`flow/run.sh`:
```
#!/bin/bash
# the make line also repeats each setting of config.mk as NAME=value (left out here)
make -C /OpenROAD-flow-scripts/flow DESIGN_CONFIG=/design/flow/config.mk WORK_HOME=/design/flow/orfs CLKGATE_MAP_FILE= finish
```
`flow/config.mk`:
```
export PLATFORM = sky130hd
export DESIGN_NAME = fpm
export DESIGN_NICKNAME = fpm
export VERILOG_FILES = /design/flow/design.v
export SDC_FILE = /design/flow/constraint.sdc
export NUM_CORES = 4
export LEC_CHECK = 0
export CAP_MARGIN = 20
export CORE_MARGIN = 2
export CORE_UTILIZATION = 64
export SLEW_MARGIN = 20
```
`flow/constraint.sdc`:
```
create_clock -name core_clock -period 3.6 [get_ports {clk}]
set_input_delay 0.7200 -clock core_clock [delete_from_list [all_inputs] [get_ports {clk}]]
set_output_delay 0.7200 -clock core_clock [all_outputs]
set_load 0.01 [all_outputs]
```
`flow/design.v`:
```
module fullAdder (a,b,cin,sum,ca); 
input a,b,cin;
output sum,ca;
assign sum = a ^ b ^ cin; 
assign ca= (a&b) | (a&cin) |(cin&b) ; 
endmodule
module fourBitAdder(a,b,cin,sum,ca);
input[3:0] a,b;
input [3:0]cin;
output [3:0] sum;
output [3:0]ca;
fullAdder FA_0(a[0],b[0],cin[0],sum[0],ca[0]);
fullAdder FA_1(a[1],b[1],cin[1],sum[1],ca[1]);
fullAdder FA_2(a[2],b[2],cin[2],sum[2],ca[2]);
fullAdder FA_3(a[3],b[3],cin[3],sum[3],ca[3]);
endmodule
module sixtBitAdder(a,b,cin,sum,ca);
input[15:0] a,b;
input [15:0]cin;
output[15:0] sum;
output [15:0]ca;
fourBitAdder FA_0(a[3:0],b[3:0],cin[3:0],sum[3:0],ca[3:0]);
fourBitAdder FA_1(a[7:4],b[7:4],cin[7:4],sum[7:4],ca[7:4]);
fourBitAdder FA_2(a[11:8],b[11:8],cin[11:8],sum[11:8],ca[11:8]);
fourBitAdder FA_3(a[15:12],b[15:12],cin[15:12],sum[15:12],ca[15:12]);
endmodule
module thirtBitAdder(a,b,cin,sum,ca);
input[31:0] a,b;
input [31:0]cin;
output[31:0] sum;
output [31:0]ca;
sixtBitAdder FA_0(a[15:0],b[15:0],cin[15:0],sum[15:0],ca[15:0]);
sixtBitAdder FA_1(a[31:16],b[31:16],cin[31:16],sum[31:16],ca[31:16]);
endmodule
module sixtyBitAdder(a,b,cin,sum,ca);
input [64:0] a,b;
input [64:0]cin;
output[64:0] sum;
output [64:0]ca;
assign ca[0]=1'b0;
assign sum[64:48]=17'b0;               
assign ca[64:49]=16'b0;
thirtBitAdder FA_0(a[31:0],b[31:0],cin[31:0],sum[31:0],ca[32:1]);
sixtBitAdder FA_1(a[47:32],b[47:32],cin[47:32],sum[47:32],ca[48:33]);
endmodule
module three_fa(sum,ca,a);
input [8:0][64:0]a;
output [2:0][64:0]sum,ca;
sixtyBitAdder a_0(a[0],a[1],a[2],sum[0],ca[0]);
sixtyBitAdder a_1(a[3],a[4],a[5],sum[1],ca[1]);
sixtyBitAdder a_2(a[6],a[7],a[8],sum[2],ca[2]);
endmodule
module three_fam(sum,ca,s,c);
input [4:0][64:0]s;
input [3:0][64:0]c;
output  [2:0][64:0]sum,ca;
sixtyBitAdder a_0(s[0],s[1],c[0],sum[0],ca[0]);
sixtyBitAdder a_1(c[1],s[2],c[2],sum[1],ca[1]);
sixtyBitAdder a_2(s[3],s[4],c[3],sum[2],ca[2]);
endmodule
module ppg(c,a,b);
input[31:0] a,b;
output reg[31:0][64:0] c;
reg [64:0] pp;
integer i,j;
always@(*)
begin
for(i=0;i<32;i+=1)
begin
pp=65'h0000_0000_0000_0000;
for(j=0;j<32;j+=1)
begin
pp[j+i]= a[j] & b[i];
end
c[i]=pp;
end
end
endmodule
module dff_lvl_1 (input [31:0][64:0]d,input [32:1]a2,input [32:1]b2,input [9:1]exp_c,input sign_c,input rst,input clk,output reg [31:0][64:0] q,output reg [74:1] comb);  
    always@(posedge clk )  
       if (!rst)  
       begin
          q <= 0;
          comb <= 0;
       end
       else  
       begin
          q <= d;
          comb[32:1] <= a2;
          comb[64:33] <= b2;
          comb[73:65] <= exp_c;
          comb[74] <= sign_c;  
       end
endmodule  
module dff_lvl_2 (input [9:0][64:0]d1,input [9:0][64:0]d2,input [74:1] comb,input rst,input clk,output reg [9:0][64:0] q1,output reg [9:0][64:0] q2,output reg [74:1] comb1);  
    always@(posedge clk )  
       if (!rst)  
       begin
          q1 <= 0; 
          q2 <= 0;
          comb1<=0; 
       end
       else  
       begin
          q1 <= d1;  
          q2 <= d2;
          comb1<=comb;
       end
endmodule  
module dff_lvl_3 (input [6:0][64:0]d1,input [6:0][64:0]d2,input [74:1] comb,input rst,input clk,output reg [6:0][64:0] q1,output reg [6:0][64:0] q2,output reg [74:1] comb1);  
    always@(posedge clk )  
       if (!rst)  
       begin
          q1 <= 0; 
          q2 <= 0; 
          comb1<=0; 
       end
       else  
       begin
          q1 <= d1;  
          q2 <= d2;
          comb1<=comb;
       end
endmodule  
module dff_lvl_4 (input [4:0][64:0]d1,input [4:0][64:0]d2,input [74:1] comb,input rst,input clk,output reg [4:0][64:0] q1,output reg [4:0][64:0] q2,output reg [74:1] comb1);  
    always@(posedge clk )  
       if (!rst)  
       begin
          q1 <= 0; 
          q2 <= 0; 
          comb1<=0; 
       end
       else  
       begin
          q1 <= d1;  
          q2 <= d2;
          comb1<=comb;
       end
endmodule  
module dff_lvl_5 (input [2:0][64:0]d1,input [2:0][64:0]d2,input [74:1] comb,input rst,input clk,output reg [2:0][64:0] q1,output reg [2:0][64:0] q2,output reg [74:1] comb1);  
    always@(posedge clk )  
       if (!rst)  
       begin
          q1 <= 0; 
          q2 <= 0; 
          comb1<=0; 
       end
       else  
       begin
          q1 <= d1;  
          q2 <= d2;
          comb1<=comb;
       end
endmodule  
module dff_lvl_6 (input [1:0][64:0]d1,input [1:0][64:0]d2,input [74:1] comb,input rst,input clk,output reg [1:0][64:0] q1,output reg [1:0][64:0] q2,output reg [74:1] comb1);  
    always@(posedge clk )  
       if (!rst)  
       begin
          q1 <= 0; 
          q2 <= 0; 
          comb1<=0; 
       end
       else  
       begin
          q1 <= d1;  
          q2 <= d2;
          comb1<=comb;
       end
endmodule  
module dff_lvl_7 (input [64:0]d1,input [64:0]d2,input [74:1] comb,input rst,input clk,output reg [64:0] q1,output reg [64:0] q2,output reg [74:1] comb1);  
    always@(posedge clk )  
       if (!rst)  
       begin
          q1 <= 0; 
          q2 <= 0;
          comb1<=0;  
       end
       else  
       begin
          q1 <= d1;  
          q2 <= d2;
          comb1<=comb;
       end
endmodule  
module kpga(x,ai,bi);
input ai,bi;
output reg[7:0] x;
always @(ai or bi)
if(ai==bi)
begin
if(ai==0)
x="k";
else
x="g";
end
else
x="p";
endmodule
module kpgga(x,ai,bi);
input [7:0] ai,bi;
output [7:0][7:0]x;
kpga kpg_0(x[0],ai[0],bi[0]);
kpga kpg_1(x[1],ai[1],bi[1]);
kpga kpg_2(x[2],ai[2],bi[2]);
kpga kpg_3(x[3],ai[3],bi[3]);
kpga kpg_4(x[4],ai[4],bi[4]);
kpga kpg_5(x[5],ai[5],bi[5]);
kpga kpg_6(x[6],ai[6],bi[6]);
kpga kpg_7(x[7],ai[7],bi[7]);
endmodule
module lvl #(parameter K=0) (y,x);
input [47:0][7:0]x;
output reg [47:0][7:0] y ;
integer i;
always@(*)
begin 
for(i=0;i<48;i=i+1)
begin
y[i]=x[i];
end 
for(i=47;(i-2**K)>=0;i=i-1)
begin 
if(y[i]=="k") 
begin
y[i]="k";
end 
else if(y[i]=="p")  
begin
if(y[i-2**K]=="k")
y[i]="k";
else if(y[i-2**K]=="p")
y[i]="p";
else
y[i]="g";
end
else  
begin
y[i]="g";
end 
end 
end 
endmodule
module dff_lvl (input [47:0][7:0]d,input [74:1] comb,input rst,input clk,output reg [47:0][7:0] q,output reg[47:0] wire1,output reg[47:0] wire2,input [47:0]a,input [47:0]b,output reg [74:1] comb1);  
    always@(posedge clk )  
       if (!rst)  
       begin
          q <= 0;
          wire1<=0;
          wire2<=0;  
          comb1<=0;
       end
       else  
       begin
          q <= d;  
          wire1<=a;
          wire2<=b;
          comb1<=comb;
       end
endmodule  
module dff (input [47:0]a,input [47:0]b,input [74:1] comb,input rst,input clk,output reg [47:0] c,output reg [47:0] d,output reg [74:1] comb1);  
    always @ (posedge clk )  
    begin
       if (!rst)  
       begin
         c <= 0; 
         d <= 0; 
         comb1<=0;
       end
       else  
       begin
          c <= a;
          d <= b;
          comb1<=comb;  
       end
    end
endmodule  
module ppca(y,x,comb,rst,clk,a,b,c,d,combn);
input [47:0][7:0]x;
input [47:0] a,b;
input [74:1] comb;
wire [47:0][7:0]reg1,reg2,reg3,reg4,reg5,reg6;
wire[47:0] wire6,wire7,wire8,wire9,wire10,wire11,wire12,wire13,wire14,wire15,wire16,wire17;
output  [47:0][7:0] y ;
output [47:0] c,d;
output [74:1] combn;
wire  [47:0][7:0] wire1,wire2,wire3,wire4,wire5,wire18 ;
wire [74:1] comb1,comb2,comb3,comb4,comb5,comb6;
input rst,clk;
dff_lvl c1(x,comb,rst,clk,reg1,wire6,wire7,a,b,comb1);  
lvl #(0) m1(wire1,reg1);
dff_lvl c2(wire1,comb1,rst,clk,reg2,wire8,wire9,wire6,wire7,comb2);  
lvl #(1) m2(wire2,reg2);
dff_lvl c3(wire2,comb2,rst,clk,reg3,wire10,wire11,wire8,wire9,comb3);  
lvl #(2) m3(wire3,reg3);
dff_lvl c4(wire3,comb3,rst,clk,reg4,wire12,wire13,wire10,wire11,comb4);  
lvl #(3) m4(wire4,reg4);
dff_lvl c5(wire4,comb4,rst,clk,reg5,wire14,wire15,wire12,wire13,comb5);  
lvl #(4) m5(wire5,reg5);
dff_lvl c6(wire5,comb5,rst,clk,reg6,wire16,wire17,wire14,wire15,comb6);  
lvl #(5) m6(wire18,reg6);
dff_lvl c7(wire18,comb6,rst,clk,y,c,d,wire16,wire17,combn);  
endmodule
module addera(si,a,b,xin,comb,clk,rst,comb2);
input [47:0] a,b;
input[7:0] xin;
wire [48:0][7:0]x;
integer i;
input clk,rst;
input [74:1] comb;
wire [47:0] c,d,e,f;
wire [47:0][7:0] y ;
  output reg[47:0] si;
wire [74:1] comb1;
output [74:1] comb2;
dff m1(a,b,comb,rst,clk,c,d,comb1);   
kpgga kpg_0(x[8:1],c[7:0],d[7:0]);
kpgga kpg_1(x[16:9],c[15:8],d[15:8]);
kpgga kpg_2(x[24:17],c[23:16],d[23:16]);
kpgga kpg_3(x[32:25],c[31:24],d[31:24]);
kpgga kpg_4(x[40:33],c[39:32],d[39:32]);
kpgga kpg_5(x[48:41],c[47:40],d[47:40]);
assign x[0]=xin;
ppca ppc_0(y[47:0],x[47:0],comb1,rst,clk,c,d,e,f,comb2);
always@(*)
begin
for(i=0;i<48;i=i+1)
begin
if(y[i]=="k")
si[i]=(e[i]^f[i])^0;
else
si[i]=(e[i]^f[i])^1;
end
end
endmodule
module wallace(c,a,b,a2,b2,exp_c,sign_c,clk,rst,a3,b3,exp_c3,sign_c3);
input [32:0] a,b;
output[64:0] c;
input [32:1] a2,b2;
output [32:1] a3,b3;
input sign_c;
output sign_c3;
input [9:1]exp_c;
output [9:1]exp_c3;
wire [74:1] comb1,comb2,comb3,comb4,comb5,comb6,comb7,comb8,comb9,comb10;
wire [7:0]xin;
input clk,rst;
assign xin="k";
wire [31:0][64:0] pp;
wire [31:0][64:0] pp_c;
ppg ppg_0(pp_c,a[31:0],b[31:0]);
dff_lvl_1 m1(pp_c,a2,b2,exp_c,sign_c,rst,clk,pp,comb1);  
wire  [9:0][64:0] sum_c,ca_c,sum,ca;
three_fa a_0(sum_c[2:0],ca_c[2:0],pp[8:0]);
three_fa a_1(sum_c[5:3],ca_c[5:3],pp[17:9]);
three_fa a_2(sum_c[8:6],ca_c[8:6],pp[26:18]);
sixtyBitAdder a_3(pp[27],pp[28],pp[29],sum_c[9],ca_c[9]);
dff_lvl_2 m2(sum_c,ca_c,comb1,rst,clk,sum,ca,comb2);  
wire [6:0][64:0] sum2_c,ca2_c,sum2,ca2;
three_fam a_4(sum2_c[2:0],ca2_c[2:0],sum[4:0],ca[3:0]);
three_fam a_5(sum2_c[5:3],ca2_c[5:3],ca[8:4],sum[8:5]);
sixtyBitAdder a_6(sum[9],ca[9],pp[30],sum2_c[6],ca2_c[6]);
dff_lvl_3 m3(sum2_c,ca2_c,comb2,rst,clk,sum2,ca2,comb3);  
wire [4:0][64:0] sum3_c,ca3_c,sum3,ca3;
three_fam a_7(sum3_c[2:0],ca3_c[2:0],sum2[4:0],ca2[3:0]);
sixtyBitAdder a_8(sum2[5],ca2[4],ca2[5],sum3_c[3],ca3_c[3]);
sixtyBitAdder a_9(sum2[6],ca2[6],pp[31],sum3_c[4],ca3_c[4]);
dff_lvl_4 m4(sum3_c,ca3_c,comb3,rst,clk,sum3,ca3,comb4);  
wire [2:0][64:0] sum4_c,ca4_c,sum4,ca4;
three_fam a_10(sum4_c[2:0],ca4_c[2:0],sum3[4:0],ca3[3:0]);
dff_lvl_5 m5(sum4_c,ca4_c,comb4,rst,clk,sum4,ca4,comb5);  
wire [1:0][64:0] sum5_c,ca5_c,sum5,ca5;
sixtyBitAdder a_11(sum4[0],sum4[1],ca4[0],sum5_c[0],ca5_c[0]);
sixtyBitAdder a_12(sum4[2],ca4[1],ca4[2],sum5_c[1],ca5_c[1]);
dff_lvl_6 m6(sum5_c,ca5_c,comb5,rst,clk,sum5,ca5,comb6);  
wire [64:0] sum6_c,ca6_c,sum6,ca6;
sixtyBitAdder a_13(sum5[0],sum5[1],ca5[0],sum6_c,ca6_c);
dff_lvl_7 m7(sum6_c,ca6_c,comb6,rst,clk,sum6,ca6,comb7);  
wire [64:0] sum7_c,ca7_c,sum7,ca7;
reg [64:0] ca5_d;                   
always@(posedge clk)
    if (!rst)
        ca5_d <= 0;
    else
        ca5_d <= ca5[1];
sixtyBitAdder a_14(sum6,ca5_d,ca6,sum7_c,ca7_c);
dff_lvl_7 m8(sum7_c,ca7_c,comb7,rst,clk,sum7,ca7,comb8);  
wire [64:0] sum8_c,ca8_c,sum8,ca8;
sixtyBitAdder a_15(sum7,ca3[4],ca7,sum8_c,ca8_c);
dff_lvl_7 m9(sum8_c,ca8_c,comb8,rst,clk,sum8,ca8,comb9); 
addera a_16(c[47:0],sum8[47:0],ca8[47:0],xin,comb9,clk,rst,comb10);
assign a3=comb10[32:1];
assign b3=comb10[64:33];
assign exp_c3=comb10[73:65];
assign sign_c3=comb10[74];
assign c[64:48]=0;                   
endmodule
module getval(
    input [32:1] a,
    input [32:1] b,
    output reg [32:1] man_a,
    output reg [32:1] man_b,
    output reg [8:1] exp_a,
    output reg [8:1] exp_b,
    output reg sign_a,
    output reg sign_b
);
always@(*)begin
    man_a={32'b0};
    man_b={32'b0};
    man_a [23:1] = a[23:1];
    man_b [23:1] = b[23:1];
    exp_a =a[31:24];
    exp_b =b[31:24];
    sign_a =a[32];
    sign_b =b[32];
    man_a[24]=1'b1;  
    man_b[24]=1'b1;  
    end
endmodule
module mux21(input [9:1] exp_c,input [32:1] a,input [32:1] b,output [9:1] exp_cs);
wire [9:1]exp_c2,sel;
wire s;
assign exp_c2=9'b1111_1111_1;
wire [9:1]t1,t2,t3;
assign s=((exp_c>255) ||(a[31:24]==255) ||(b[31:24]==255) );
assign sel={8{s}};
assign t1=exp_c2 & sel;
assign t2=exp_c & (~sel);
assign t3=t1|t2;
assign exp_cs=t3;
endmodule
module mux22(input ch,input [9:1]exp_c,output [9:1] exp_cs);
assign exp_cs=exp_c+ch;
endmodule
module mux23(input [65:1] man_c,input [32:1] a,input [32:1] b,output [65:1] man_cs);
wire [65:1]t1,t2,t3,t4,t5,t6,sel,sel2,man_c2,man_c3;
wire s,s2;
assign s=(a[23:1]!=0 || b[23:1]!=0);
assign sel={65{s}};
assign man_c2=65'h0000_0010_0000_0000;
assign man_c3={65{1'b0}};
assign t1=sel &man_c2;
assign t2=man_c3 & (~sel);
assign t3=t1|t2;
assign s2=( ((a[31:24]==255 && a[23:1]!=0) || (b[31:24]==255 && b[23:1]!=0)) || ((a[31:24]==255 && a[23:1]==0) || (b[31:24]==255 && b[23:1]==0)) );
assign sel2={65{s2}};
assign t4=sel2 & t3;
assign t5=man_c &(~sel2);
assign t6=t4 | t5;
assign man_cs=t6;
endmodule
module mux24(input ch,input [65:1] man_cs,input [9:1]exp_cs,input [32:1] a,input [32:1] b,output [31:1] c);
wire [65:1]t1,t2,t3,sel,man_c2,man_c3;
reg [65:1] t7;
wire s;
assign s=(a[31:1]==0 || b[31:1]==0);
assign sel={65{s}};
assign man_c2=man_cs;
assign man_c3={65{1'b0}};
assign t1=man_c3 & sel;
assign t2=man_c2 & (~sel);
assign t3=t1|t2;
wire [9:1] t4,t5,t6,sel2,exp_c2,exp_c3;
assign sel2={9{s}};
assign exp_c2={9{1'b0}};
assign exp_c3=exp_cs;
assign t4= exp_c2 & sel2;
assign t5= exp_c3 & (~sel2);
assign t6=t4|t5;
always@(*)
if(ch==1'b1)
t7[47:25]=t3[47:25];
else
t7[47:25]=t3[46:24];
assign c[23:1]=t7[47:25];
assign c[31:24] =t6[8:1];
endmodule
module dff_lvl_p2 (input [31:0]a1,input [31:0]a2,input [32:0]d1,input [32:0]d2,input [7:0]d3,input [7:0]d4,input d5,input d6,input rst,input clk,output reg [31:0] b1,output reg [31:0] b2,output reg [32:0] q1,output reg [32:0] q2,output reg [7:0] q3,output reg [7:0] q4,output reg q5,output reg q6);  
     always@(posedge clk )  
       if (!rst)  
       begin
          q1 <= 0;
          q2 <= 0;
          q3 <= 0;
          q4 <= 0;
          q5 <= 0;
          q6 <= 0;
          b1 <= 0;
          b2 <= 0; 
       end
       else  
       begin
          q1 <= d1;
          q2 <= d2;
          q3 <= d3;
          q4 <= d4;
          q5 <= d5;
          q6 <= d6;
          b1 <= a1;
          b2 <= a2;  
       end
endmodule  
module dff_lvl_p1 (input [32:1]a,input [32:1]b,input rst,input clk,output reg [31:0] c,output reg [31:0] d);  
    always@(posedge clk )  
       if (!rst)  
       begin
          c <= 0; 
          d <= 0; 
       end
       else  
       begin
          c <= a;  
          d <= b;
       end
endmodule 
module dff_lvl_p3 (input a,input [8:1]b,input [32:1]c,input rst,input clk,output reg [31:0] q);  
    always@(posedge clk )  
       if (!rst)  
       begin
          q <= 0; 
       end
       else  
       begin
          q[31]<=a;
          q[30:23]<=b;
          q[22:0]<=c[23:1];
       end
endmodule  
module fpm(
    input [32:1] a,
    input [32:1] b,
    input clk,
    input rst,
    input in_valid,
    output  [32:1] c,
    output out_valid
    );
wire [33:1] w_MAN_a,w_MAN_a2;         
wire [33:1] w_MAN_b,w_MAN_b2;         
wire [8:1] exp_a,exp_b,exp_a2,exp_b2;        
wire [32:1] a1,b1,a2,b2,a3,b3;      
wire sign_a,sign_b,sign_a2,sign_b2;          
reg sign_c;
wire sign_c3;                                
reg [9:1] r_EXP_c;
wire [9:1] w_EXP_c3;                         
wire [9:1] w_EXP_cs;
wire [9:1] w_EXP_cs2;
wire [65:1] w_MAN_c;                         
wire [65:1] w_MAN_cs;
assign w_MAN_a[33]=1'b0;
assign w_MAN_b[33]=1'b0;
reg [19:1] r_VALID;
always@(posedge clk)
    if (!rst)
        r_VALID <= 0;
    else
        r_VALID <= {r_VALID[18:1],in_valid};
assign out_valid=r_VALID[19];
dff_lvl_p1 p1(a,b,rst,clk,a1,b1);
getval m0(a1,b1,w_MAN_a[32:1],w_MAN_b[32:1],exp_a,exp_b,sign_a,sign_b);           
dff_lvl_p2 p2(a1,b1,w_MAN_a,w_MAN_b,exp_a,exp_b,sign_a,sign_b,rst,clk,a2,b2,w_MAN_a2,w_MAN_b2,exp_a2,exp_b2,sign_a2,sign_b2);
always@(*)
begin
    sign_c=sign_a2^sign_b2;
    r_EXP_c=exp_a2+exp_b2-127;
end
wallace m1(w_MAN_c,w_MAN_a2,w_MAN_b2,a2,b2,r_EXP_c,sign_c,clk,rst ,a3,b3,w_EXP_c3,sign_c3 );                                              
    mux22 m2(w_MAN_c[48],w_EXP_c3,w_EXP_cs);             
    mux21 m3(w_EXP_cs,a3,b3,w_EXP_cs2);                  
    mux23 m4(w_MAN_c,a3,b3,w_MAN_cs);                    
    mux24 m5(w_MAN_c[48],w_MAN_cs,w_EXP_cs2,a3,b3,c[31:1]);    
assign c[32]=sign_c3;
endmodule
```
==> impl_metrics.toml, run 1 <==
# synthesis and place-and-route metrics
[status]
status = "complete, but fails checks"
so_faults = "negative setup slack"

[yosys]
compound_area_share_pct = 1.896
muxShareOfSynthArea_pct = 0.006458
yosysMostFrequentCell = "sky130_fd_sc_hd__dfxtp_1"
synth-cells-yosys = 13210
synth-async-reset-ratio_pct = 0
synthTopLogicFamily = "simple AND/OR/NAND/NOR gates"
synth.largest_area_cell = "sky130_fd_sc_hd__dfxtp_1"
post_synth_most_frequent_cells = "sky130_fd_sc_hd__dfxtp_1, sky130_fd_sc_hd__and2_1, sky130_fd_sc_hd__and3_1"
most_used_flip_flop_cell_after_synthesis = "sky130_fd_sc_hd__dfxtp_1"
edf_count = 0
xor_xnor_portion_of_the_synthesized_cell_area_pct = 0.5812
ys_sh_adder_pct = 7.958
yosys_warnings = 24
synth.cell_area_um2 = 155000
synth_area_per_cell_um2 = 11.74
synth.yosys.chip_area_um2 = 155000
ys_seq_elements = 4959
synth_seq_share_pct = 64.05
synthesis.instances = 13210
synth.lib_cells_used.distinct = 61
area_contributors_post_synth = "sky130_fd_sc_hd__dfxtp_1, sky130_fd_sc_hd__and2_1, sky130_fd_sc_hd__fa_1, sky130_fd_sc_hd__and3_1, sky130_fd_sc_hd__ha_1"
synth.cellmix.simpleShare_pct = 23.61
synth_largest_type_area_fraction_pct = 64.05

[routing]
route.antenna.remaining_nets = 0
vias = 84040
drt_first_iter_violations = 4880
drcViolationCount = 0
drt-vias-per-instance = 4.999
wire_per_inst_um = 16.59
detailedRoute.firstPassIterationCount = 6
routed_wl_um = 278900

[final_timing]
finalClockSkew_ns = 0.06079
maxClockFrequency_mhz = 248.2
post-route-worst-setup-slack_ns = -0.4287
setup_violations = 31
worst_pin_slew_ns = 1.126
final.min_clock_period_ns = 4.029
worst_relative_slew_slack_pct = 24.77
setup_repair_after_global_routing_missed_its_margin = "true"
hold_viol_final = 0
timing.final.max_slew_violations = 0
final_min_period_over_clock_period_pct = 111.9

[clock_network]
cts_hold_repair.buffers = 0
cts_max_level = 5
clock_tree.root_cell = "sky130_fd_sc_hd__clkbuf_16"
clkLatencyLatePin_ns = 0.98
clock_tree_from_tritoncts = "done"
clkTransAtPathRegs_ns = 0.06
clock_buffer_depth = 4
cts_num_sinks = 4959
numCtsBuffers = 469

[min_path]
worst_hold_startpoint = "rst"
min_delay_path_depth = 3
hold_path.class = "in2reg"
timing.hold.worst_endpoint = "m1.a_16.ppc_0.c2.q[106]"

[setup_path]
worst-path-buf-inv = 3
cell_family_with_most_cp_delay = "simple AND/OR/NAND/NOR gates"
timing.critical_path.fanout_max = 3
worst_setup_path_start_kind = "flip-flop"
reg2reg_from = "m1.a_16.ppc_0.c1.q[374]"
cp.required_ns = 2.88
critical-path-max-stage-delay_ns = 0.57
worstPathArrival_ns = 3.31
worst_setup_path_startpoint = "m1.a_16.ppc_0.c7.comb1[22]"
timing.reg2reg.worst_path_depth = 7
critPathSlowestCell = "sky130_fd_sc_hd__or4_4"
path_cells = "nor4_4, nand4_1, buf_4, or4_4, buf_6, o211ai_1, o32ai_4, buf_2"
path_depth = 8
worst_setup_path_end_kind = "primary output"
timing_worst_setup_path_type = "reg2out"
ff2ff_setup_slack_ns = 0.45
critPathCapture = "c[13]"
timing.rr.end = "m1.a_16.ppc_0.c5.q[242]"

[power]
p_sw_share_pct = 19.87
power_report.internal_total_mw = 86.18
pwr.group.clock_mw = 49.9
power.static_leakage_nw = 76.93
seq-power_mw = 55.8
p_total_mw = 107.5
power-per-cell-area_nw_per_um2 = 614.3
seqPwrFrac_pct = 51.9
share_clk_of_total_power_pct = 46.4
power.combinational.fraction_pct = 1.7
irDropWorstVdd_mv = 0.4407
netSwitchingPower_mw = 21.37
comb_cell_power_mw = 1.81
power.group.top = "registers"

[global_route]
grt_max_degree = 298
via_count_of_the_first_global_routing_pass = 84110
grt_pass1_wl_um = 445900
overflow = 0
grtUsageTotal_pct = 22.64
antenna_found_initial = 19

[floorplanning]
chip_area_um2 = 246100
die_width_um = 496.1
placeableCoreArea_um2 = 240800
ioPinCount = 100
die_y_um = 496.1
fp_util_pct = 64.38
core.rowCount = 180

[placed_design]
portBuffers = 99
place_hpwl_um = 179400
place.gp.congestion = 0.8362

[run]
drv.max_cap_violation_count = 0
log.warning_count = 91

[cells_and_area]
finalCoreUtilization_pct = 72.72
nets = 13990
area_delta_synth_final_pct = 12.96
-- cell type report --
class	instances	area, µm²
multi-input combinational	7488	53040
tap	3185	3985
clock buffer	684	13860
clock inverter	165	2237
antenna	16	40.04
sequential	4959	99310
inverter	77	296.5
fill	16620	65680
timing repair buffer	236	2303
-- metrics by stage --
step	worst slack (ns)	hold WS, ns	area (µm²)	cells	TNS (ns)
floorplan	0.3300	0.3935	155000	13210	0
global placement	0.03246	0.4039	158800	15940	0
detailed placement	-0.04287	0.4113	158800	15940	-0.05540
CTS	-0.4470	0.2027	174900	16790	-12.64
global route	-0.5432	0.2507	175000	16800	-14.30
finish	-0.4287	0.2361	175100	16810	-10.55
-- per-layer routing --
metal / vias to the layer above / part of all wire (%) / track usage, %
li1: 42030 / - / -
met1: 40090 / 48 / 31.76
met2: 1386 / 46 / 36.65
met3: 528 / 3.8 / 3.140
met4: 0 / 2.6 / 6.904
met5: - / 0 / 0
-- repair_timing --
| item | CTS | global route |
|---|---|---|
| setup buffers | 2 | 2 |
| gates cloned | 1 | 0 |
| resized | 158 | 9 |
| endpoints found under the setup margin | 31 | 31 |
| pin swaps | 7 | 5 |
==> run 2: changes to the inputs <==
- CORE_UTILIZATION: 64 -> 58
- CTS_CLUSTER_DIAMETER: default -> 209
- SETUP_SLACK_MARGIN: default -> 1.06
- TNS_END_PERCENT: default -> 15
- clock period: 3.6 -> 3.69 ns (I/O delays scaled with it)
==> impl_metrics.toml, run 2 <==
# synthesis and place-and-route metrics
[setup_path]
timing.rr.end = "m1.a_16.ppc_0.c5.q[378]"
critPathCapture = "c[16]"
ff2ff_setup_slack_ns = 1.13
worst_setup_path_start_kind = "flip-flop"
path_cells = "nor4_4, nand4_1, buf_4, or4_4, nand3_4, buf_6, buf_12, a211oi_1, buf_2"
cell_family_with_most_cp_delay = "simple AND/OR/NAND/NOR gates"
critPathSlowestCell = "sky130_fd_sc_hd__or4_4"
timing_worst_setup_path_type = "reg2out"
timing.reg2reg.worst_path_depth = 6
cp.required_ns = 2.95
path_depth = 9
worstPathArrival_ns = 3.43
timing.critical_path.fanout_max = 10
reg2reg_from = "m1.a_16.ppc_0.c1.q[374]"
critical-path-max-stage-delay_ns = 0.57
worst_setup_path_startpoint = "m1.a_16.ppc_0.c7.comb1[21]"
worst-path-buf-inv = 4
worst_setup_path_end_kind = "primary output"

[yosys]
synth.yosys.chip_area_um2 = 155000
area_contributors_post_synth = "sky130_fd_sc_hd__dfxtp_1, sky130_fd_sc_hd__and2_1, sky130_fd_sc_hd__fa_1, sky130_fd_sc_hd__and3_1, sky130_fd_sc_hd__ha_1"
most_used_flip_flop_cell_after_synthesis = "sky130_fd_sc_hd__dfxtp_1"
post_synth_most_frequent_cells = "sky130_fd_sc_hd__dfxtp_1, sky130_fd_sc_hd__and2_1, sky130_fd_sc_hd__and3_1"
synth-async-reset-ratio_pct = 0
synth.largest_area_cell = "sky130_fd_sc_hd__dfxtp_1"
compound_area_share_pct = 1.896
synth_largest_type_area_fraction_pct = 64.05
yosysMostFrequentCell = "sky130_fd_sc_hd__dfxtp_1"
ys_seq_elements = 4959
synthTopLogicFamily = "simple AND/OR/NAND/NOR gates"
synth.lib_cells_used.distinct = 61
synth_area_per_cell_um2 = 11.74
xor_xnor_portion_of_the_synthesized_cell_area_pct = 0.5812
ys_sh_adder_pct = 7.958
edf_count = 0
synth.cell_area_um2 = 155000
yosys_warnings = 24
synthesis.instances = 13210
synth_seq_share_pct = 64.05
synth-cells-yosys = 13210
synth.cellmix.simpleShare_pct = 23.61
muxShareOfSynthArea_pct = 0.006458

[clock_network]
cts_max_level = 5
numCtsBuffers = 470
clkLatencyLatePin_ns = 0.95
clkTransAtPathRegs_ns = 0.06
clock_tree.root_cell = "sky130_fd_sc_hd__clkbuf_16"
clock_buffer_depth = 4
cts_num_sinks = 4959
clock_tree_from_tritoncts = "done"

[placed_design]
portBuffers = 99
place.gp.congestion = 0.8426
total_cell_area_at_the_placement_stage_um2 = 159200
place_hpwl_um = 183200
place_inst = 16270

[global_route]
grt_max_degree = 271
grtUsageTotal_pct = 21.07
grt_pass1_wl_um = 459700
antenna_found_initial = 29
via_count_of_the_first_global_routing_pass = 84490
overflow = 0

[min_path]
worst_hold_startpoint = "rst"
min_delay_path_depth = 2
hold_path.class = "in2reg"
timing.hold.worst_endpoint = "m1.m6.q2[6]"

[power]
seqPwrFrac_pct = 52.3
irDropWorstVdd_mv = 0.4297
power.combinational.fraction_pct = 1.7
seq-power_mw = 54.5
comb_cell_power_mw = 1.74
netSwitchingPower_mw = 21.13
power.group.top = "registers"
power-per-cell-area_nw_per_um2 = 594.9
share_clk_of_total_power_pct = 46.1
power_report.internal_total_mw = 83.14
p_sw_share_pct = 20.26
pwr.group.clock_mw = 48.0
power.static_leakage_nw = 76.66

[floorplanning]
ioPinCount = 100
chip_area_um2 = 271400
core.rowCount = 189
die_width_um = 520.9
placeableCoreArea_um2 = 265600
fp_util_pct = 58.36
die_y_um = 520.9

[final_timing]
fin_setup_tns_ns = -13.12
post-route-worst-setup-slack_ns = -0.4787
worst_relative_slew_slack_pct = 23.86
final_min_period_over_clock_period_pct = 113.0
setup_repair_after_global_routing_missed_its_margin = "true"
timing.final.max_slew_violations = 0
hold_viol_final = 0
worst_pin_slew_ns = 1.142
maxClockFrequency_mhz = 239.9
setup_violations = 31
final.min_clock_period_ns = 4.169
finalClockSkew_ns = 0.04634

[cells_and_area]
stdcell_area_um2 = 175300
instances_no_fill = 17150
area_delta_synth_final_pct = 13.08
nets = 13980
filler_cell_count = 20170

[run]
drv.max_cap_violation_count = 0
log.warning_count = 96

[status]
status = "complete, but fails checks"
so_faults = "negative setup slack"

[routing]
detailedRoute.firstPassIterationCount = 5
drt_first_iter_violations = 4154
routed_wl_um = 286800
drt-vias-per-instance = 4.894
wire_per_inst_um = 16.72
vias = 83930
route.antenna.remaining_nets = 0
drcViolationCount = 0
==> run 2: routing by layer <==
metal  vias to the layer above  global-route usage (%)  wire length [µm]
li1                      42000                       -                 -
met1                     40200                   30.17            140700
met2                      1211                   33.62            128700
met3                       521                   2.537              9752
met4                         0                   6.418              7603
met5                         -                       0                 0
==> run 2: timing repair <==
item,4_1_cts,5_1_grt
buffers inserted,6,1
hold buffers,0,0
pin swaps,8,6
cloned,1,0
gates resized,147,29
endpoints found under the setup margin,138,50
==> run 2: through the flow <==
step                hold WS (ns)  total power, mW  util [%]  setup WS (ns)
floorplan                 0.3935            56.67         -         0.7532
global placement          0.4020            57.40     59.94       -0.07108
detailed placement        0.4114            57.46     59.96       -0.08541
CTS                       0.2564            105.3     65.93        -0.6059
global route              0.3051            107.8     65.98        -0.6027
finish                    0.3465            104.3     66.00        -0.4787
==> run 2: area by class of cell <==
cell class	instances	area (µm²)	share of cell area (%)
Sequential cell	4959	99310	56.67
Tap cell	3533	4420	2.522
Timing Repair Buffer	223	2216	1.264
Multi-Input combinational cell	7488	53150	30.33
Clock buffer	701	13850	7.900
Clock inverter	153	1982	1.131
Inverter	77	296.5	0.1692
Antenna cell	15	37.54	0.02142
==> run 3: changes to the inputs <==
- ABC_AREA: default -> 1
- CAP_MARGIN: 20 -> 5
- CELL_PAD_IN_SITES_DETAIL_PLACEMENT: default -> 0
- CELL_PAD_IN_SITES_GLOBAL_PLACEMENT: default -> 2
- CORE_ASPECT_RATIO: default -> 1.04
- CORE_MARGIN: 2 -> 8
- CORE_UTILIZATION: 58 -> 23
- CTS_CLUSTER_DIAMETER: 209 -> default
- HOLD_SLACK_MARGIN: default -> 0.09
- MAX_ROUTING_LAYER: default -> met4
- MIN_ROUTING_LAYER: default -> met2
- PLACE_DENSITY_LB_ADDON: default -> 0.0
- SETUP_SLACK_MARGIN: 1.06 -> -0.16
- SLEW_MARGIN: 20 -> 30
- TNS_END_PERCENT: 15 -> 30
- clock period: 3.69 -> 5.19 ns (I/O delays scaled with it)
==> impl_metrics.toml, run 3 <==
# synthesis and place-and-route metrics
[yosys]
ys_seq_elements = 4959
synthTopLogicFamily = "simple AND/OR/NAND/NOR gates"
synth.cell_area_um2 = 159500
synth-cells-yosys = 17330
synth-async-reset-ratio_pct = 0
synth_largest_type_area_fraction_pct = 62.24
ys_sh_adder_pct = 7.733
synth.lib_cells_used.distinct = 48
yosys_warnings = 24
compound_area_share_pct = 1.222
synth_seq_share_pct = 62.24
area_contributors_post_synth = "sky130_fd_sc_hd__dfxtp_1, sky130_fd_sc_hd__inv_1, sky130_fd_sc_hd__nand2_1, sky130_fd_sc_hd__fa_1, sky130_fd_sc_hd__nor2_1"
xor_xnor_portion_of_the_synthesized_cell_area_pct = 0.4440
edf_count = 0
synth.cellmix.simpleShare_pct = 17.07
most_used_flip_flop_cell_after_synthesis = "sky130_fd_sc_hd__dfxtp_1"
yosysMostFrequentCell = "sky130_fd_sc_hd__dfxtp_1"
muxShareOfSynthArea_pct = 0
synthesis.instances = 17330
post_synth_most_frequent_cells = "sky130_fd_sc_hd__dfxtp_1, sky130_fd_sc_hd__inv_1, sky130_fd_sc_hd__nand2_1"
synth_area_per_cell_um2 = 9.204
synth.yosys.chip_area_um2 = 159500
synth.largest_area_cell = "sky130_fd_sc_hd__dfxtp_1"

[setup_path]
worstPathArrival_ns = 3.87
worst_setup_path_end_kind = "primary output"
worst_setup_path_start_kind = "flip-flop"
timing.critical_path.fanout_max = 24
worst_setup_path_startpoint = "m1.a_16.ppc_0.c1.q[374]"
critPathCapture = "c[27]"
critPathSlowestCell = "sky130_fd_sc_hd__clkdlybuf4s50_1"
critical-path-max-stage-delay_ns = 0.48
timing.rr.end = "m1.a_16.ppc_0.c4.q[234]"
timing_worst_setup_path_type = "reg2out"
path_cells = "inv_8, nor2_1, nand2_2, xor2_2, ha_1, ha_1, nand2_1, nor3b_2, nand3_1, nand2_1, nand3_2, o21ai_0, inv_1, clkdlybuf4s50_1"
worst-path-buf-inv = 3
ff2ff_setup_slack_ns = 2.04
path_depth = 14
reg2reg_from = "m1.a_16.ppc_0.c1.q[374]"
timing.reg2reg.worst_path_depth = 8
cp.required_ns = 4.15
cell_family_with_most_cp_delay = "simple AND/OR/NAND/NOR gates"

[floorplanning]
ioPinCount = 100
die_width_um = 832.6
placeableCoreArea_um2 = 692500
core.rowCount = 312
chip_area_um2 = 720400
die_y_um = 865.3
fp_util_pct = 23.03

[power]
irDropWorstVdd_mv = 0.3751
p_sw_share_pct = 22.59
comb_cell_power_mw = 1.71
netSwitchingPower_mw = 18.69
pwr.group.clock_mw = 42.4
power.combinational.fraction_pct = 2.1
power-per-cell-area_nw_per_um2 = 433.6
seq-power_mw = 38.7
power.static_leakage_nw = 103.7
p_total_mw = 82.76
power.group.top = "the clock network"
power_report.internal_total_mw = 64.07
share_clk_of_total_power_pct = 51.2
seqPwrFrac_pct = 46.7

[clock_network]
numCtsBuffers = 613
clock_buffer_depth = 4
cts_max_level = 6
clock_tree.root_cell = "sky130_fd_sc_hd__clkbuf_16"
clkTransAtPathRegs_ns = 0.05
cts_num_sinks = 4959
cts_hold_repair.buffers = 0
clock_tree_from_tritoncts = "done"
cts_post_setup_buffers_inserted = 0
clkLatencyLatePin_ns = 1.11
post_cts.resized_instances = 1

[min_path]
min_delay_path_depth = 2
timing.hold.worst_endpoint = "m1.m4.comb1[49]"
hold_path.class = "reg2reg"
worst_hold_startpoint = "m1.m3.comb1[49]"

[final_timing]
hold-worst-slack_ns = 0.3969
maxClockFrequency_mhz = 203.8
timing.final.max_slew_violations = 0
final_min_period_over_clock_period_pct = 94.54
setup_repair_after_global_routing_missed_its_margin = "true"
worst_pin_slew_ns = 0.9266
final.min_clock_period_ns = 4.906
worst_relative_slew_slack_pct = 38.01
hold_viol_final = 0
finalClockSkew_ns = 0.04915
setup_violations = 0

[global_route]
overflow = 0
grt_pass1_wl_um = 689800
antenna_found_initial = 1
via_count_of_the_first_global_routing_pass = 161900
grtUsageTotal_pct = 20.02
grt_max_degree = 207

[run]
log.warning_count = 60
drv.max_cap_violation_count = 0

[routing]
route.antenna.remaining_nets = 0
detailedRoute.firstPassIterationCount = 6
drcViolationCount = 0
drt-vias-per-instance = 5.011
vias = 137000
wire_per_inst_um = 17.07
routed_wl_um = 466700
drt_first_iter_violations = 8753

[cells_and_area]
instances_no_fill = 27350
area_delta_synth_final_pct = 19.66
nets = 18340

[placed_design]
place.gp.congestion = 0.7237
place_hpwl_um = 305600
portBuffers = 99
place_inst = 26220

[status]
status = "no timing/DRC/antenna violations"
-- run 3: final cells by class --
type                            count  area [µm²]
Antenna cell                       31       77.57
Clock buffer                      972       18620
Clock inverter                    119        1131
Fill cell                       74870      501700
Inverter                         4050       15240
Multi-Input combinational cell   7714       42360
Sequential cell                  4959       99280
Tap cell                         9263       11590
Timing Repair Buffer              238        2567
-- run 3: stage by stage --
stage | area [µm²] | util [%] | setup TNS [ns] | setup slack, ns
final | 190900 | 27.56 | 0 | 0.2835
after global routing | 190800 | 27.55 | -1.274 | -0.1735
after CTS | 190700 | 27.54 | -0.6562 | -0.1064
after detailed placement | 170900 | 24.68 | 0 | 1.031
after global placement | 170900 | 24.68 | 0 | 0.9575
after floorplan | 159500 | - | 0 | 1.648
-- run 3: layer usage --
metal  up-vias  GRT usage [%]  wire [µm]
li1      50280              -          -
met1     51260              -          0
met2     34510          20.93     238700
met3       980          29.50     216400
met4         0          2.681      11680
met5         -              -          0
==> run 4: changes to the inputs <==
- CAP_MARGIN: 5 -> 20
- CELL_PAD_IN_SITES_DETAIL_PLACEMENT: 0 -> default
- CELL_PAD_IN_SITES_GLOBAL_PLACEMENT: 2 -> default
- CORE_ASPECT_RATIO: 1.04 -> default
- CORE_MARGIN: 8 -> 2
- CORE_UTILIZATION: 23 -> 72
- CTS_CLUSTER_SIZE: default -> 74
- HOLD_SLACK_MARGIN: 0.09 -> default
- MAX_ROUTING_LAYER: met4 -> default
- MIN_ROUTING_LAYER: met2 -> default
- PLACE_DENSITY_LB_ADDON: 0.0 -> default
- SETUP_SLACK_MARGIN: -0.16 -> default
- SLEW_MARGIN: 30 -> 20
- TNS_END_PERCENT: 30 -> default
- clock period: 5.19 -> 3.3 ns (I/O delays scaled with it)
==> impl_metrics.toml, run 4 <==
# synthesis and place-and-route metrics
[global_route]
via_count_of_the_first_global_routing_pass = 96290
grt_max_degree = 164
grtUsageTotal_pct = 27.52
grt_met3_usage_pct = 3.690
grtUsageMet2_pct = 45.62
overflow = 0
busiest_layer = "met2"
antenna_found_initial = 7
grt.met1_usage_pct = 36.88
grt_pass1_wl_um = 494200

[final_timing]
worst_relative_slew_slack_pct = 32.45
hold-worst-slack_ns = 0.1837
maxClockFrequency_mhz = 267.0
setup_violations = 12
hold_viol_final = 0
final.min_clock_period_ns = 3.745
setup_repair_after_global_routing_missed_its_margin = "true"
post-route-worst-setup-slack_ns = -0.4447
finalClockSkew_ns = 0.09934
worst_pin_slew_ns = 1.013
timing.final.max_slew_violations = 0
final_min_period_over_clock_period_pct = 113.5

[clock_network]
cts_max_level = 5
clock_tree_from_tritoncts = "done"
numCtsBuffers = 465
cts_num_sinks = 4959
clkLatencyLatePin_ns = 1.00
clock_tree.root_cell = "sky130_fd_sc_hd__clkbuf_16"
clock_buffer_depth = 4
clkTransAtPathRegs_ns = 0.06

[floorplanning]
fp_util_pct = 72.52
die_y_um = 474.7
ioPinCount = 100
core.rowCount = 172
die_width_um = 474.7
placeableCoreArea_um2 = 219900
chip_area_um2 = 225300

[yosys]
yosys_warnings = 24
xor_xnor_portion_of_the_synthesized_cell_area_pct = 0.4440
synth.cellmix.simpleShare_pct = 17.07
ys_sh_adder_pct = 7.733
synth_seq_share_pct = 62.24
synthesis.instances = 17330
synthTopLogicFamily = "simple AND/OR/NAND/NOR gates"
synth.lib_cells_used.distinct = 48
synth_area_per_cell_um2 = 9.204
post_synth_most_frequent_cells = "sky130_fd_sc_hd__dfxtp_1, sky130_fd_sc_hd__inv_1, sky130_fd_sc_hd__nand2_1"
synth.cell_area_um2 = 159500
synth.yosys.chip_area_um2 = 159500
synth-cells-yosys = 17330
area_contributors_post_synth = "sky130_fd_sc_hd__dfxtp_1, sky130_fd_sc_hd__inv_1, sky130_fd_sc_hd__nand2_1, sky130_fd_sc_hd__fa_1, sky130_fd_sc_hd__nor2_1"
synth-async-reset-ratio_pct = 0
synth.largest_area_cell = "sky130_fd_sc_hd__dfxtp_1"
most_used_flip_flop_cell_after_synthesis = "sky130_fd_sc_hd__dfxtp_1"
yosysMostFrequentCell = "sky130_fd_sc_hd__dfxtp_1"
ys_seq_elements = 4959
edf_count = 0
muxShareOfSynthArea_pct = 0
synth_largest_type_area_fraction_pct = 62.24
compound_area_share_pct = 1.222

[setup_path]
timing_worst_setup_path_type = "reg2out"
worst_setup_path_startpoint = "m1.a_16.ppc_0.c1.q[374]"
timing.rr.end = "m1.a_16.ppc_0.c4.q[354]"
worstPathArrival_ns = 3.08
ff2ff_setup_slack_ns = 0.91
timing.reg2reg.worst_path_depth = 9
path_depth = 15
critical-path-max-stage-delay_ns = 0.36
worst-path-buf-inv = 5
worst_setup_path_end_kind = "primary output"
reg2reg_from = "m1.a_16.ppc_0.c1.q[374]"
critPathCapture = "c[31]"
path_cells = "inv_6, nor2_4, nand2_2, xor2_2, ha_2, buf_4, buf_4, buf_4, nand3_1, nor2_1, nand3_1, xnor2_1, nor2_1, nor2_1, buf_2"
cp.required_ns = 2.64
cell_family_with_most_cp_delay = "simple AND/OR/NAND/NOR gates"
worst_setup_path_start_kind = "flip-flop"
timing.critical_path.fanout_max = 2
critPathSlowestCell = "sky130_fd_sc_hd__dfxtp_4"

[placed_design]
place.gp.congestion = 0.8333
total_cell_area_at_the_placement_stage_um2 = 163400
place_hpwl_um = 197900
place_inst = 19970
portBuffers = 99

[power]
netSwitchingPower_mw = 23.45
seq-power_mw = 60.8
power.group.top = "registers"
pwr.group.clock_mw = 53.1
power.static_leakage_nw = 102.3
seqPwrFrac_pct = 52.3
power-per-cell-area_nw_per_um2 = 646.8
p_sw_share_pct = 20.17
power_report.internal_total_mw = 92.83
share_clk_of_total_power_pct = 45.7
power.combinational.fraction_pct = 2.1
comb_cell_power_mw = 2.40
irDropWorstVdd_mv = 0.6914

[routing]
route.antenna.remaining_nets = 0
routed_wl_um = 307000
wire_per_inst_um = 14.72
drt_first_iter_violations = 6485
vias = 97660
detailedRoute.firstPassIterationCount = 8
drcViolationCount = 0
drt-vias-per-instance = 4.683

[cells_and_area]
finalCoreUtilization_pct = 81.74
area_delta_synth_final_pct = 12.71
nets = 18290
instances_no_fill = 20860
stdcell_area_um2 = 179800
filler_cell_count = 13620
final-seq-area_um2 = 99290
multiInputGateArea_um2 = 42590

[min_path]
min_delay_path_depth = 3
hold_path.class = "in2reg"
worst_hold_startpoint = "rst"
timing.hold.worst_endpoint = "m1.a_16.ppc_0.c6.wire2[35]"

[run]
drv.max_cap_violation_count = 0
log.warning_count = 61

[status]
so_faults = "negative setup slack"
status = "complete, but fails checks"
[run 4: cell type report]
type                    count  area share (%)
multi-input cells        7714           23.69
clock buffers             682           7.618
diodes                      7        0.009744
inverters                4050           8.470
flip-flops and latches   4959           55.23
repair inverters            1        0.004872
clock inverters           149           1.042
well taps                2958           2.059
repair buffers            335           1.875
[run 4: through the flow]
| stage | TNS (ns) | setup slack (ns) | total power [mW] |
|---|---|---|---|
| 6_report | -3.213 | -0.4447 | 116.3 |
| 5_1_grt | -6.487 | -0.6114 | 119.8 |
| 4_1_cts | -4.330 | -0.4548 | 117.0 |
| 3_5_place_dp | 0 | 0.07517 | 64.44 |
| 3_3_place_gp | 0 | 0.06483 | 64.39 |
| 2_1_floorplan | 0 | 0.1358 | 63.63 |
[run 4: what timing repair did]
action / 4_1_cts / 5_1_grt
gates resized: 149 / 81
cloned: 4 / 0
hold buffers: 0 / 0
setup endpoints to repair: 31 / 29
pin swaps: 30 / 28
buffers inserted: 29 / 14
hold endpoints to repair: 0 / 0
[run 4: metal layers]
layer	routed length [µm]	share of wire, %
met2	144000	47
met1	138300	45
met3	13150	4.3
met4	11570	3.8
met5	0	0
==> run 5: changes to the inputs <==
- CORE_UTILIZATION: 72 -> 23
- CTS_CLUSTER_SIZE: 74 -> default
- MIN_ROUTING_LAYER: default -> met2
- SETUP_SLACK_MARGIN: default -> -0.16
- SLEW_MARGIN: 20 -> 15
- clock period: 3.3 -> 5.0 ns (I/O delays scaled with it)
==> impl_metrics.toml, run 5 <==
# synthesis and place-and-route metrics
[status]
status = "no timing/DRC/antenna violations"

[setup_path]
worstPathArrival_ns = 3.89
timing.rr.end = "m1.a_16.ppc_0.c5.q[338]"
cell_family_with_most_cp_delay = "simple AND/OR/NAND/NOR gates"
path_cells = "inv_1, nand2_1, nand2_1, xor2_2, buf_6, ha_1, ha_1, nand2_1, nor3b_4, nand3_1, nand2_1, nand3_4, o21ai_2, inv_1, clkdlybuf4s50_1"
critPathCapture = "c[24]"
timing.critical_path.fanout_max = 8
reg2reg_from = "m1.a_16.ppc_0.c1.q[374]"
worst_setup_path_startpoint = "m1.a_16.ppc_0.c7.wire1[47]"
worst_setup_path_start_kind = "flip-flop"
path_depth = 15
critPathMostFrequentCell = "sky130_fd_sc_hd__nand2_1"
critical-path-max-stage-delay_ns = 0.47
ff2ff_setup_slack_ns = 1.15
timing.reg2reg.worst_path_depth = 8
worst-path-buf-inv = 4
worst_setup_path_end_kind = "primary output"
critPathSlowestCell = "sky130_fd_sc_hd__clkdlybuf4s50_1"
timing_worst_setup_path_type = "reg2out"
cp.required_ns = 4.00

[global_route]
grtUsageTotal_pct = 13.47
via_count_of_the_first_global_routing_pass = 141500
grt_pass1_wl_um = 507300
antenna_found_initial = 0
grt_max_degree = 214
overflow = 0

[placed_design]
place_worst_setup_slack_ns = 0.7050
place.gp.congestion = 0.8178
place_hpwl_um = 209800
portBuffers = 99

[clock_network]
clock_buffer_depth = 4
clkLatencyLatePin_ns = 1.00
cts_hold_repair.buffers = 0
clkTransAtPathRegs_ns = 0.06
cts_max_level = 5
clock_tree.root_cell = "sky130_fd_sc_hd__clkbuf_16"
cts_num_sinks = 4959
clock_tree_from_tritoncts = "done"
numCtsBuffers = 441

[routing]
route.antenna.remaining_nets = 0
drt-vias-per-instance = 4.951
routed_wl_um = 325700
wire_per_inst_um = 12.07
drcViolationCount = 0
detailedRoute.firstPassIterationCount = 11
drt_first_iter_violations = 15390
vias = 133600

[final_timing]
final_min_period_over_clock_period_pct = 97.81
worst_relative_slew_slack_pct = 24.80
hold_viol_final = 0
timing.final.max_slew_violations = 0
final.min_clock_period_ns = 4.890
setup_violations = 0
worst_pin_slew_ns = 1.122
finalClockSkew_ns = 0.08344
maxClockFrequency_mhz = 204.5
fin_setup_tns_ns = 0
post-route-worst-setup-slack_ns = 0.1096

[yosys]
synth_largest_type_area_fraction_pct = 62.24
synth_area_per_cell_um2 = 9.204
edf_count = 0
xor_xnor_portion_of_the_synthesized_cell_area_pct = 0.4440
synth.cell_area_um2 = 159500
most_used_flip_flop_cell_after_synthesis = "sky130_fd_sc_hd__dfxtp_1"
synth.largest_area_cell = "sky130_fd_sc_hd__dfxtp_1"
synth-cells-yosys = 17330
muxShareOfSynthArea_pct = 0
yosys_warnings = 24
synth_seq_share_pct = 62.24
synth-async-reset-ratio_pct = 0
synth.cellmix.simpleShare_pct = 17.07
yosysMostFrequentCell = "sky130_fd_sc_hd__dfxtp_1"
compound_area_share_pct = 1.222
ys_sh_adder_pct = 7.733
post_synth_most_frequent_cells = "sky130_fd_sc_hd__dfxtp_1, sky130_fd_sc_hd__inv_1, sky130_fd_sc_hd__nand2_1"
synthTopLogicFamily = "simple AND/OR/NAND/NOR gates"
synth.yosys.chip_area_um2 = 159500
synthesis.instances = 17330
synth.lib_cells_used.distinct = 48
ys_seq_elements = 4959
area_contributors_post_synth = "sky130_fd_sc_hd__dfxtp_1, sky130_fd_sc_hd__inv_1, sky130_fd_sc_hd__nand2_1, sky130_fd_sc_hd__fa_1, sky130_fd_sc_hd__nor2_1"

[power]
power.group.top = "registers"
share_clk_of_total_power_pct = 45.4
power.combinational.fraction_pct = 2.1
power-per-cell-area_nw_per_um2 = 411.6
irDropWorstVdd_mv = 0.3198
comb_cell_power_mw = 1.58
pwr.group.clock_mw = 34.7
power.static_leakage_nw = 101.1
power_report.internal_total_mw = 59.85
seqPwrFrac_pct = 52.5
netSwitchingPower_mw = 16.55
seq-power_mw = 40.1
p_total_mw = 76.39
p_sw_share_pct = 21.66

[min_path]
hold_path.class = "reg2reg"
min_delay_path_depth = 2
timing.hold.worst_endpoint = "m1.a_16.ppc_0.c6.comb1[20]"
worst_hold_startpoint = "m1.a_16.ppc_0.c5.comb1[20]"

[cells_and_area]
nets = 18150
filler_cell_count = 72780
final-seq-area_um2 = 99280
area_delta_synth_final_pct = 16.35
multiInputGateArea_um2 = 42320

[floorplanning]
ioPinCount = 100
core.rowCount = 305
die_y_um = 836.8
placeableCoreArea_um2 = 690300
fp_util_pct = 23.10
die_width_um = 836.8
chip_area_um2 = 700200

[run]
log.warning_count = 87
drv.max_cap_violation_count = 0
==> run 5: area by class of cell <==
| class | count | area share (%) |
|---|---|---|
| sequential | 4959 | 53.49 |
| multi-input combinational | 7714 | 22.80 |
| inverter | 4050 | 8.198 |
| clock buffer | 666 | 7.051 |
| tap | 9210 | 6.209 |
| timing repair buffer | 219 | 1.198 |
| clock inverter | 144 | 1.021 |
| antenna | 20 | 0.02697 |
==> run 5: what timing repair did <==
action                                  in CTS  in global routing
cloned                                       0                  0
buffers inserted                             0                  2
endpoints found under the setup margin       8                  8
pin swaps                                    0                  5
gates resized                                7                  9
==> run 5: routing by layer <==
layer | up-vias | routed length, µm | track usage (%)
met5 | - | 3196 | 4.045
met4 | 73 | 17870 | 2.085
met3 | 1985 | 140000 | 19.68
met2 | 31070 | 164700 | 15.02
met1 | 50730 | 0 | -
li1 | 49740 | - | -
==> run 5: through the flow <==
stage,area [µm²],hold WS [ns],cells,utilization (%)
floorplan,159500,0.3905,17340,-
global placement,170500,0.3915,26150,24.70
detailed placement,170500,0.3947,26150,24.70
CTS,185500,0.3318,26960,26.87
global route,185500,0.3559,26960,26.88
finish,185600,0.3367,26980,26.88
==> run 6: changes to the inputs <==
- CELL_PAD_IN_SITES_DETAIL_PLACEMENT: default -> 0
- CORE_ASPECT_RATIO: default -> 1.04
- CORE_MARGIN: 2 -> 8
- HOLD_SLACK_MARGIN: default -> 0.09
- PLACE_DENSITY_LB_ADDON: default -> 0.0
- SLEW_MARGIN: 15 -> 30
- TNS_END_PERCENT: default -> 30
- clock period: 5.0 -> 5.19 ns (I/O delays scaled with it)
==> impl_metrics.toml, run 6 <==
# synthesis and place-and-route metrics
[status]
status = "no timing/DRC/antenna violations"

[floorplanning]
ioPinCount = 100
core.rowCount = 312
die_y_um = 865.3
die_width_um = 832.6
fp_util_pct = 23.03
placeableCoreArea_um2 = 692500
chip_area_um2 = 720400

[yosys]
synthesis.instances = 17330
xor_xnor_portion_of_the_synthesized_cell_area_pct = 0.4440
synth_largest_type_area_fraction_pct = 62.24
post_synth_most_frequent_cells = "sky130_fd_sc_hd__dfxtp_1, sky130_fd_sc_hd__inv_1, sky130_fd_sc_hd__nand2_1"
synth.largest_area_cell = "sky130_fd_sc_hd__dfxtp_1"
synth_seq_share_pct = 62.24
synth.lib_cells_used.distinct = 48
synthTopLogicFamily = "simple AND/OR/NAND/NOR gates"
synth-cells-yosys = 17330
compound_area_share_pct = 1.222
synth.cell_area_um2 = 159500
yosysMostFrequentCell = "sky130_fd_sc_hd__dfxtp_1"
area_contributors_post_synth = "sky130_fd_sc_hd__dfxtp_1, sky130_fd_sc_hd__inv_1, sky130_fd_sc_hd__nand2_1, sky130_fd_sc_hd__fa_1, sky130_fd_sc_hd__nor2_1"
ys_seq_elements = 4959
yosys_warnings = 24
ys_sh_adder_pct = 7.733
edf_count = 0
most_used_flip_flop_cell_after_synthesis = "sky130_fd_sc_hd__dfxtp_1"
muxShareOfSynthArea_pct = 0
synth.cellmix.simpleShare_pct = 17.07
synth_area_per_cell_um2 = 9.204
synth-async-reset-ratio_pct = 0
synth.yosys.chip_area_um2 = 159500

[setup_path]
path_depth = 14
worstPathArrival_ns = 3.99
cell_family_with_most_cp_delay = "simple AND/OR/NAND/NOR gates"
timing.reg2reg.worst_path_depth = 9
worst-path-buf-inv = 3
critical-path-max-stage-delay_ns = 0.56
timing.rr.end = "m1.a_16.ppc_0.c5.q[211]"
worst_setup_path_startpoint = "m1.a_16.ppc_0.c1.q[374]"
critPathCapture = "c[31]"
ff2ff_setup_slack_ns = 1.53
path_cells = "clkinv_16, nor2_1, nand2_2, xor2_4, buf_12, ha_1, ha_1, nand2_1, nor3b_2, nand4_1, nand3_4, nor2_1, nor2_1, clkdlybuf4s50_1"
critPathSlowestCell = "sky130_fd_sc_hd__clkdlybuf4s50_1"
worst_setup_path_start_kind = "flip-flop"
reg2reg_from = "m1.a_16.ppc_0.c1.q[374]"
worst_setup_path_end_kind = "primary output"
cp.required_ns = 4.15
timing_worst_setup_path_type = "reg2out"
critPathMostFrequentCell = "sky130_fd_sc_hd__nor2_1"
timing.critical_path.fanout_max = 15

[final_timing]
fin_setup_tns_ns = 0
maxClockFrequency_mhz = 198.8
finalClockSkew_ns = 0.05267
timing.final.max_slew_violations = 0
hold-worst-slack_ns = 0.3978
worst_relative_slew_slack_pct = 36.11
final_min_period_over_clock_period_pct = 96.93
final.min_clock_period_ns = 5.031
hold_viol_final = 0
setup_violations = 0
worst_pin_slew_ns = 0.9511
setup_repair_after_global_routing_missed_its_margin = "true"

[cells_and_area]
instances_no_fill = 27350
nets = 18360
area_delta_synth_final_pct = 19.75
stdcell_area_um2 = 191000

[power]
irDropWorstVdd_mv = 0.3541
power.combinational.fraction_pct = 2.1
comb_cell_power_mw = 1.70
seq-power_mw = 38.7
power.static_leakage_nw = 103.8
power_report.internal_total_mw = 63.95
p_total_mw = 82.56
pwr.group.clock_mw = 42.2
share_clk_of_total_power_pct = 51.1
netSwitchingPower_mw = 18.61
power.group.top = "the clock network"
seqPwrFrac_pct = 46.8
p_sw_share_pct = 22.54
power-per-cell-area_nw_per_um2 = 432.2

[clock_network]
cts_hold_repair.buffers = 0
clkTransAtPathRegs_ns = 0.06
clock_tree.root_cell = "sky130_fd_sc_hd__clkbuf_16"
clock_buffer_depth = 4
clock_tree_from_tritoncts = "done"
cts_max_level = 6
cts_num_sinks = 4959
numCtsBuffers = 612
clkLatencyLatePin_ns = 1.11

[min_path]
hold_path.class = "reg2reg"
timing.hold.worst_endpoint = "m1.a_16.m1.d[12]"
worst_hold_startpoint = "m1.m9.q2[12]"
min_delay_path_depth = 2

[global_route]
grtUsageTotal_pct = 18.54
grt_max_degree = 180
antenna_found_initial = 0
grt_pass1_wl_um = 671700
overflow = 0
via_count_of_the_first_global_routing_pass = 160100

[run]
drv.max_cap_violation_count = 0
log.warning_count = 52

[placed_design]
total_cell_area_at_the_placement_stage_um2 = 171100
portBuffers = 99
place_inst = 26240
place_hpwl_um = 300000
place.gp.congestion = 0.7237

[routing]
drcViolationCount = 0
route.antenna.remaining_nets = 0
detailedRoute.firstPassIterationCount = 5
vias = 136700
wire_per_inst_um = 16.57
drt_first_iter_violations = 8813
drt-vias-per-instance = 4.999
routed_wl_um = 453200
-- run 6: what timing repair did --
item,CTS,global route
pin swaps,0,1
cloned,0,2
endpoints found under the setup margin,8,20
gates resized,6,12
setup buffers,0,3
-- run 6: area by class of cell --
class	count	area, µm²
inverters	4050	15240
clock buffers	987	18840
repair buffers	261	2739
repair inverters	1	11.26
diodes	17	42.54
flip-flops and latches	4959	99280
well taps	9263	11590
multi-input cells	7714	42390
fillers	74680	501500
clock inverters	97	873.3
-- run 6: stage by stage --
stage	setup WS, ns	utilization (%)
final	0.1594	27.58
after global routing	-0.1822	27.57
after CTS	-0.1091	27.55
after detailed placement	0.7844	24.70
after global placement	0.6553	24.70
after floorplan	1.648	-
-- run 6: per-layer routing --
metal,track usage [%],up-vias,share of wire (%)
met5,0.4134,-,0.086
met4,2.838,8,3.2
met3,28.06,1088,46
met2,20.48,34010,51
met1,-,51290,0
li1,-,50310,-
==> run 7: changes to the inputs <==
- ABC_AREA: 1 -> default
- CELL_PAD_IN_SITES_DETAIL_PLACEMENT: 0 -> default
- CORE_ASPECT_RATIO: 1.04 -> default
- CORE_MARGIN: 8 -> 2
- CORE_UTILIZATION: 23 -> 72
- CTS_CLUSTER_DIAMETER: default -> 105
- HOLD_SLACK_MARGIN: 0.09 -> default
- MIN_ROUTING_LAYER: met2 -> default
- PLACE_DENSITY_LB_ADDON: 0.0 -> default
- SETUP_SLACK_MARGIN: -0.16 -> default
- SLEW_MARGIN: 30 -> 20
- TNS_END_PERCENT: 30 -> default
- clock period: 5.19 -> 3.35 ns (I/O delays scaled with it)
==> impl_metrics.toml, run 7 <==
# synthesis and place-and-route metrics
[power]
power-per-cell-area_nw_per_um2 = 659.2
power.combinational.fraction_pct = 1.7
power.group.top = "registers"
power.static_leakage_nw = 76.58
share_clk_of_total_power_pct = 46.0
p_sw_share_pct = 19.81
seq-power_mw = 60.0
pwr.group.clock_mw = 52.7
seqPwrFrac_pct = 52.3
power_report.internal_total_mw = 91.94
netSwitchingPower_mw = 22.71

[final_timing]
timing.final.max_slew_violations = 0
worst_relative_slew_slack_pct = 17.62
finalClockSkew_ns = 0.03685
setup_violations = 31
final.min_clock_period_ns = 3.891
worst_pin_slew_ns = 1.236
setup_repair_after_global_routing_missed_its_margin = "true"
hold_viol_final = 0
post-route-worst-setup-slack_ns = -0.5414
maxClockFrequency_mhz = 257.0
final_min_period_over_clock_period_pct = 116.2

[routing]
drt-vias-per-instance = 5.168
drcViolationCount = 0
vias = 84870
wl_met2_um = 134500
top_layer = "met5"
met1Wirelength_um = 128800
wl_met3_um = 13210
route.antenna.remaining_nets = 0
detailedRoute.firstPassIterationCount = 5

[placed_design]
place_inst = 15580
portBuffers = 99
total_cell_area_at_the_placement_stage_um2 = 158200
place.gp.congestion = 0.8580
place_hpwl_um = 176300

[floorplanning]
die_y_um = 468.0
fp_util_pct = 72.36
chip_area_um2 = 219000
core.rowCount = 170
die_width_um = 468.0
ioPinCount = 100
placeableCoreArea_um2 = 214200

[yosys]
synth.lib_cells_used.distinct = 61
compound_area_share_pct = 1.896
most_used_flip_flop_cell_after_synthesis = "sky130_fd_sc_hd__dfxtp_1"
synthTopLogicFamily = "simple AND/OR/NAND/NOR gates"
ys_seq_elements = 4959
synthesis.instances = 13210
synth_largest_type_area_fraction_pct = 64.05
synth_area_per_cell_um2 = 11.74
edf_count = 0
synth_seq_share_pct = 64.05
area_contributors_post_synth = "sky130_fd_sc_hd__dfxtp_1, sky130_fd_sc_hd__and2_1, sky130_fd_sc_hd__fa_1, sky130_fd_sc_hd__and3_1, sky130_fd_sc_hd__ha_1"
xor_xnor_portion_of_the_synthesized_cell_area_pct = 0.5812
synth.yosys.chip_area_um2 = 155000
synth.cellmix.simpleShare_pct = 23.61
synth.largest_area_cell = "sky130_fd_sc_hd__dfxtp_1"
synth.cell_area_um2 = 155000
synth-cells-yosys = 13210
muxShareOfSynthArea_pct = 0.006458

[global_route]
grt_pass1_wl_um = 453600
grtUsageTotal_pct = 25.93
via_count_of_the_first_global_routing_pass = 86540
overflow = 0
antenna_found_initial = 24
grt_max_degree = 291

[setup_path]
reg2reg_from = "m1.a_16.ppc_0.c1.q[374]"
cp.required_ns = 2.68
path_cells = "nor4_4, nand4_1, buf_4, or4_4, nand3_4, buf_6, buf_6, a211oi_2, buf_2"
timing.critical_path.fanout_max = 6
worst_setup_path_startpoint = "m1.a_16.ppc_0.c7.comb1[41]"
worst_setup_path_end_kind = "primary output"
critPathCapture = "c[9]"
cell_family_with_most_cp_delay = "simple AND/OR/NAND/NOR gates"
critical-path-max-stage-delay_ns = 0.53
timing_worst_setup_path_type = "reg2out"
critPathMostFrequentCell = "sky130_fd_sc_hd__buf_6"
timing.reg2reg.worst_path_depth = 7
worst_setup_path_start_kind = "flip-flop"
worstPathArrival_ns = 3.22
ff2ff_setup_slack_ns = 0.72
timing.rr.end = "m1.a_16.ppc_0.c4.q[83]"

[run]
drv.max_cap_violation_count = 0

[clock_network]
clkTransAtPathRegs_ns = 0.06
numCtsBuffers = 462
clock_tree_from_tritoncts = "done"
cts_hold_repair.buffers = 0
clock_buffer_depth = 4
clock_tree.root_cell = "sky130_fd_sc_hd__clkbuf_16"

[min_path]
min_delay_path_depth = 2
hold_path.class = "in2reg"
worst_hold_startpoint = "rst"
timing.hold.worst_endpoint = "m1.a_16.ppc_0.c2.q[115]"

[cells_and_area]
finalCoreUtilization_pct = 81.19
nets = 13970
area_delta_synth_final_pct = 12.21
stdcell_area_um2 = 173900
instances_no_fill = 16420

[status]
status = "complete, but fails checks"
so_faults = "negative setup slack"
[run 7: routing by layer]
metal  GRT usage (%)  vias to the layer above
met5               0                        -
met2           43.02                     1685
met3           4.193                      491
li1                -                    41940
met4           7.913                        8
met1           35.17                    40750
[run 7: area by class of cell]
type	count	area [µm²]	share of cell area, %
clock inverters	164	2167	1.246
inverters	77	296.5	0.1705
clock buffers	663	13500	7.765
repair buffers	222	2116	1.217
flip-flops and latches	4959	99310	57.10
diodes	14	35.03	0.02014
well taps	2838	3551	2.042
multi-input cells	7487	52930	30.44
[run 7: through the flow]
step | hold slack [ns] | worst slack, ns | total power, mW | setup TNS (ns)
detailed placement | 0.4095 | -0.1764 | 63.22 | -3.515
global route | 0.1828 | -0.6868 | 118.1 | -20.11
CTS | 0.1843 | -0.6404 | 115.4 | -18.69
finish | 0.1926 | -0.5414 | 114.7 | -15.76
global placement | 0.3966 | -0.1021 | 63.13 | -0.9178
floorplan | 0.3935 | 0.1300 | 62.42 | 0
[run 7: what timing repair did]
action	4_1_cts	5_1_grt
setup buffers	4	0
resized	148	6
endpoints found under the setup margin	31	31
cloned	0	0
pin swaps	9	3
No activity file was given, so power comes from the tool's default toggle rates.
